Design decode, start of the top module:
module decode(
	clk		,
	rst_n		,
	data_in	,
	data_out	
	);
	input clk;
	input rst_n;
	input [1:0] data_in;	 
	output reg data_out;
	wire [1:0] dis_00,dis_01,dis_10,dis_11;
	wire [31:0] add_1,add_2,add_3,add_4,add_5,add_6,add_7,add_8;
	reg [9:0]	path_s0,path_s1,path_s2,path_s3;   
	reg [31:0]	dis_s0,dis_s1,dis_s2,dis_s3;
	reg [19:0]count_clear;
	assign dis_00=data_in[1]+data_in[0];
	assign dis_01=data_in[1]+(data_in[0]^1'b1);
	assign dis_10=(data_in[1]^1'b1)+data_in[0];
	assign dis_11=(data_in[1]^1'b1)+(data_in[0]^1'b1);
	always @(posedge clk or negedge rst_n)
		if (rst_n==1'b0)
			count_clear<=20'b0;
		else if (count_clear>=20'd50000)
			count_clear<=20'b0;
		else
			count_clear<=count_clear+1'b1;
	assign add_1=dis_00+dis_s0;  
	assign add_2=dis_11+dis_s2;
	always @(posedge clk or negedge rst_n)
	begin
		if (rst_n==1'b0) 
			begin
				path_s0=10'b0;
				dis_s0=32'b0;
			end
		else if (count_clear==20'd50000)
			begin
				path_s0=10'b0;
				dis_s0=32'b0;
			end
		else if (add_1<=add_2)
			begin
				path_s0<={path_s0[8:0],1'b0};
				dis_s0<=add_1;
			end
		else 
			begin
				path_s0<={path_s2[8:0],1'b0};
				dis_s0<=add_2;
			end
	end
	assign add_3=dis_11+dis_s0;
	assign add_4=dis_00+dis_s2;
	always @(posedge clk or negedge rst_n)
	begin
		if (rst_n==1'b0) 
			begin
				path_s1=10'b0;
				dis_s1=32'b0;
			end
		else if (count_clear==20'd50000)
			begin
				path_s1=10'b0;
				dis_s1=32'b0;
			end
		else if (add_3<=add_4)
			begin
				path_s1<={path_s0[8:0],1'b1};
				dis_s1<=add_3;
			end
		else 
			begin
				path_s1<={path_s2[8:0],1'b1};
				dis_s1<=add_4;
			end
	end
	assign add_5=dis_01+dis_s1;
	assign add_6=dis_10+dis_s3;
	always @(posedge clk or negedge rst_n)
	begin
		if (rst_n==1'b0)
			begin
				path_s2=10'b0;
				dis_s2=32'b0;
			end
		else if (count_clear==20'd50000)
			begin
				path_s2=10'b0;
				dis_s2=32'b0;
			end
		else if (add_5<=add_6)
			begin
				path_s2<={path_s1[8:0],1'b0};
				dis_s2<=add_5;
			end
		else 
			begin
				path_s2<={path_s3[8:0],1'b0};
				dis_s2<=add_6;
			end
	end
	assign add_7=dis_10+dis_s1;
	assign add_8=dis_01+dis_s3;
	always @(posedge clk or negedge rst_n)
	begin
		if (rst_n==1'b0)
			begin
				path_s3=10'b0;
				dis_s3=32'b0;
			end
		else if (count_clear==20'd50000)
			begin
				path_s3=10'b0;
				dis_s3=32'b0;
			end
  ...
Size: ~2300 cells after synthesis, roughly 180 flip-flops, roughly 19000 µm² of cells after synthesis.
make LEC_CHECK=0 CAP_MARGIN=20 CORE_MARGIN=2 CORE_UTILIZATION=65 SLEW_MARGIN=20 finish   # period 4.74 ns
run.sh (not shown) runs the stock make flow with config.mk's settings and CLKGATE_MAP_FILE=.
The starting point completed, yet does not pass: setup timing.
Then changed:
Settings changed: CORE_UTILIZATION 65 to 72, PLACE_DENSITY set to 0.4, TNS_END_PERCENT set to 10.
Clock period 4.74 ns to 4.57 ns, I/O delays scaled along.
Result: The new run died in 5_1_grt, error GRT-0116; die area decreases by 9.5%; area after synthesis is unchanged; synthesized cell count stays the same.
Then changed:
Settings changed: CORE_UTILIZATION 72 to 40, PLACE_DENSITY 0.4 to 0.6, TNS_END_PERCENT 10 to unset.
Clock period 4.57 ns to 6.0 ns, I/O delays scaled along.
The changed run completed with no timing, DRC or antenna violations.
Synthesized area does not change.
Synthesized cell count stays the same.
Die size is higher by 78%.

* * *

Setup of build 94:
decode again, from the RTL that the note above started with.
Settings: LEC_CHECK=0, CAP_MARGIN=20, CORE_MARGIN=2, CORE_UTILIZATION=68, PLACE_DENSITY=0.6, SLEW_MARGIN=20; clock period 8.18 ns.
Modified inputs, build 92 compared to build 94
Settings: CTS_CLUSTER_DIAMETER now 180, previously not set; CORE_UTILIZATION now 40, was 68; SLEW_MARGIN now 5, was 20; the clock period (ns, I/O delays scaled along) now 6.0, was 8.18.
==> results <==
- From build 92 to build 94, global route total overflow did not move at all.
- Build 92 ends up with a number of logic stages on the critical path including buffering that is 10% higher than in build 94.
- Diff build 94 and build 92: final area higher in build 92
- Compared with build 94, in build 92 area of the chip now larger; final worst-path setup slack now smaller.
- Measured against each other, build 94 and build 92 differ in hold slack, the lower figure coming from build 92.
- Compare build 94 and build 92 | count of clock-buffer cells in the layout lower: build 92
- Adder-cell share of the synthesized area: build 94 vs build 92, no meaningful difference
- Final wirelength came out higher on build 92 than on build 94.
Changes in build 96 relative to build 92:
Settings: clearing PLACE_DENSITY, which used to be 0.6; putting CELL_PAD_IN_SITES_GLOBAL_PLACEMENT at 1 where nothing was set; swapping 20 for 35 in CAP_MARGIN; swapping 2 for 7 in CORE_MARGIN; swapping 5 for 15 in SLEW_MARGIN; putting SETUP_SLACK_MARGIN at -0.24 where nothing was set; putting HOLD_SLACK_MARGIN at 0.18 where nothing was set; swapping 180 for 195 in CTS_CLUSTER_DIAMETER; putting CTS_CLUSTER_SIZE at 28 where nothing was set.
### Flow results
- Build 96 against build 92: pre-CTS setup slack saw a decrease, chip footprint saw an increase.

* * *

Starting RTL as in the previous note.
export LEC_CHECK = 0
export CAP_MARGIN = 20
export CORE_ASPECT_RATIO = 0.87
export CORE_MARGIN = 7
export CORE_UTILIZATION = 61
export CTS_CLUSTER_DIAMETER = 397
export CTS_CLUSTER_SIZE = 98
export PLACE_DENSITY = 0.39
export SETUP_SLACK_MARGIN = -0.12
export SLEW_MARGIN = 40
export TNS_END_PERCENT = 25
create_clock -name core_clock -period 6.0 [get_ports {clk}]
==> next run, changes <==
==> flow/config.mk (replaced) <==
export PLATFORM = sky130hd
export DESIGN_NAME = decode
export DESIGN_NICKNAME = decode
export VERILOG_FILES = /design/flow/design.v
export SDC_FILE = /design/flow/constraint.sdc
export NUM_CORES = 4
export LEC_CHECK = 0
export ABC_AREA = 0
export CAP_MARGIN = 20
export CORE_MARGIN = 2
export CORE_UTILIZATION = 72
export HOLD_SLACK_MARGIN = -0.08
export PLACE_DENSITY = 0.67
export SETUP_SLACK_MARGIN = 0.98
export SLEW_MARGIN = 20
The new run produced a clean layout.
Wire length went up by about a fifth.
Utilization rose by 18 points.
Worst setup slack improves by 620 ps.
Count of clock-buffer cells in the layout is unchanged.
Clock skew came out higher by 5.5 ps.
==> next run, changes <==
==> flow/config.mk (replaced) <==
export PLATFORM = sky130hd
export DESIGN_NAME = decode
export DESIGN_NICKNAME = decode
export VERILOG_FILES = /design/flow/design.v
export SDC_FILE = /design/flow/constraint.sdc
export NUM_CORES = 4
export LEC_CHECK = 0
export CAP_MARGIN = 35
export CELL_PAD_IN_SITES_GLOBAL_PLACEMENT = 3
export CORE_MARGIN = 7
export CORE_UTILIZATION = 40
export CTS_CLUSTER_DIAMETER = 195
export CTS_CLUSTER_SIZE = 28
export HOLD_SLACK_MARGIN = 0.18
export SLEW_MARGIN = 15
Result:
- The new run finished with timing, DRC and antenna clean
- via count is lower by 14%
- routed wire length fell by 4.7%
- worst setup slack loses 660 ps
- synthesized cell count stays the same
- count of clock-buffer cells in the layout stays the same
==> next run, changes <==
--- a/flow/config.mk
+++ b/flow/config.mk
@@ -8 +8 @@
-export CAP_MARGIN = 35
+export CAP_MARGIN = 20
@@ -10 +10 @@
-export CORE_MARGIN = 7
+export CORE_MARGIN = 2
@@ -12,4 +12,4 @@
-export CTS_CLUSTER_DIAMETER = 195
-export CTS_CLUSTER_SIZE = 28
-export HOLD_SLACK_MARGIN = 0.18
-export SLEW_MARGIN = 15
+export CTS_CLUSTER_DIAMETER = 339
+export CTS_CLUSTER_SIZE = 98
+export PLACE_DENSITY = 0.6
+export SLEW_MARGIN = 20
=> The changed run went through all stages and came out clean; area after synthesis does not change; via count drops slightly; final cell count falls slightly; wire length fell slightly.
==> next run, changes <==
==> flow/config.mk (replaced) <==
export PLATFORM = sky130hd
export DESIGN_NAME = decode
export DESIGN_NICKNAME = decode
export VERILOG_FILES = /design/flow/design.v
export SDC_FILE = /design/flow/constraint.sdc
export NUM_CORES = 4
export LEC_CHECK = 0
export CAP_MARGIN = 0
export CORE_ASPECT_RATIO = 0.87
export CORE_MARGIN = 2
export CORE_UTILIZATION = 61
export CTS_CLUSTER_DIAMETER = 397
export CTS_CLUSTER_SIZE = 98
export PLACE_DENSITY = 0.39
export SETUP_SLACK_MARGIN = -0.14
export SLEW_MARGIN = 40
export TNS_END_PERCENT = 25
Wire length falls by a little under a tenth.
Die area falls by a quarter to a third.
Fmax falls slightly.
Hold slack is worse by 6.3 ps.
Synthesized area is unchanged.
Utilization rises by 23 points.
Cell area falls by a few percent.
Sequential share of layout area rises by 0.45 points.

* * *

decode again, from the RTL that the note above started with.
Settings: LEC_CHECK=0, ABC_AREA=0, CAP_MARGIN=35, CELL_PAD_IN_SITES_DETAIL_PLACEMENT=1, CELL_PAD_IN_SITES_GLOBAL_PLACEMENT=2, CORE_ASPECT_RATIO=0.54, CORE_MARGIN=7, CORE_UTILIZATION=60, CTS_CLUSTER_DIAMETER=320, CTS_CLUSTER_SIZE=22, GPL_ROUTABILITY_DRIVEN=1, HOLD_SLACK_MARGIN=-0.01, MAX_ROUTING_LAYER=met4, MIN_ROUTING_LAYER=met1, PLACE_DENSITY_LB_ADDON=0.03, SETUP_SLACK_MARGIN=0.89, SLEW_MARGIN=40, TNS_END_PERCENT=70; clock period 6.69 ns.
The baseline failed in global placement without I/O (3_1_place_gp_skip_io), error FLW-0024.
Edit:
Settings changed: ABC_AREA 0 to default, CAP_MARGIN 35 to 20, CELL_PAD_IN_SITES_DETAIL_PLACEMENT 1 to default, CELL_PAD_IN_SITES_GLOBAL_PLACEMENT 2 to default, CORE_ASPECT_RATIO 0.54 to default, CORE_MARGIN 7 to 2, CORE_UTILIZATION 60 to 72, CTS_CLUSTER_DIAMETER 320 to default, CTS_CLUSTER_SIZE 22 to default, GPL_ROUTABILITY_DRIVEN 1 to default, HOLD_SLACK_MARGIN -0.01 to default, MAX_ROUTING_LAYER met4 to default, MIN_ROUTING_LAYER met1 to default, PLACE_DENSITY from default to 0.6, PLACE_DENSITY_LB_ADDON 0.03 to default, SETUP_SLACK_MARGIN 0.89 to default, SLEW_MARGIN 40 to 20, TNS_END_PERCENT 70 to default.
Clock period 6.69 ns to 4.37 ns, I/O delays scaled along.
The changed run died in clock tree synthesis (4_1_cts).
Die area decreases by about 25%.
Synthesized cell count stays the same.
Synthesized area stays the same.
Edit:
Settings changed: CTS_CLUSTER_DIAMETER from default to 27, PLACE_DENSITY 0.6 to default, PLACE_DENSITY_LB_ADDON from default to 0.3.
Clock period 4.37 ns to 4.84 ns, I/O delays scaled along.
Effect: Now the flow died in global routing (5_1_grt) with GRT-0232. Synthesized cell count stays the same. Area after synthesis is unchanged. Die size does not change.
Edit:
Settings changed: CORE_UTILIZATION 72 to 40, CTS_CLUSTER_DIAMETER 27 to default, PLACE_DENSITY from default to 0.6, PLACE_DENSITY_LB_ADDON 0.3 to default.
Clock period 4.84 ns to 5.89 ns, I/O delays scaled along.
Effect: Now the flow passed the timing, DRC and antenna checks. Die size grows by 78%. Synthesized area is unchanged. Synthesized cell count is unchanged.
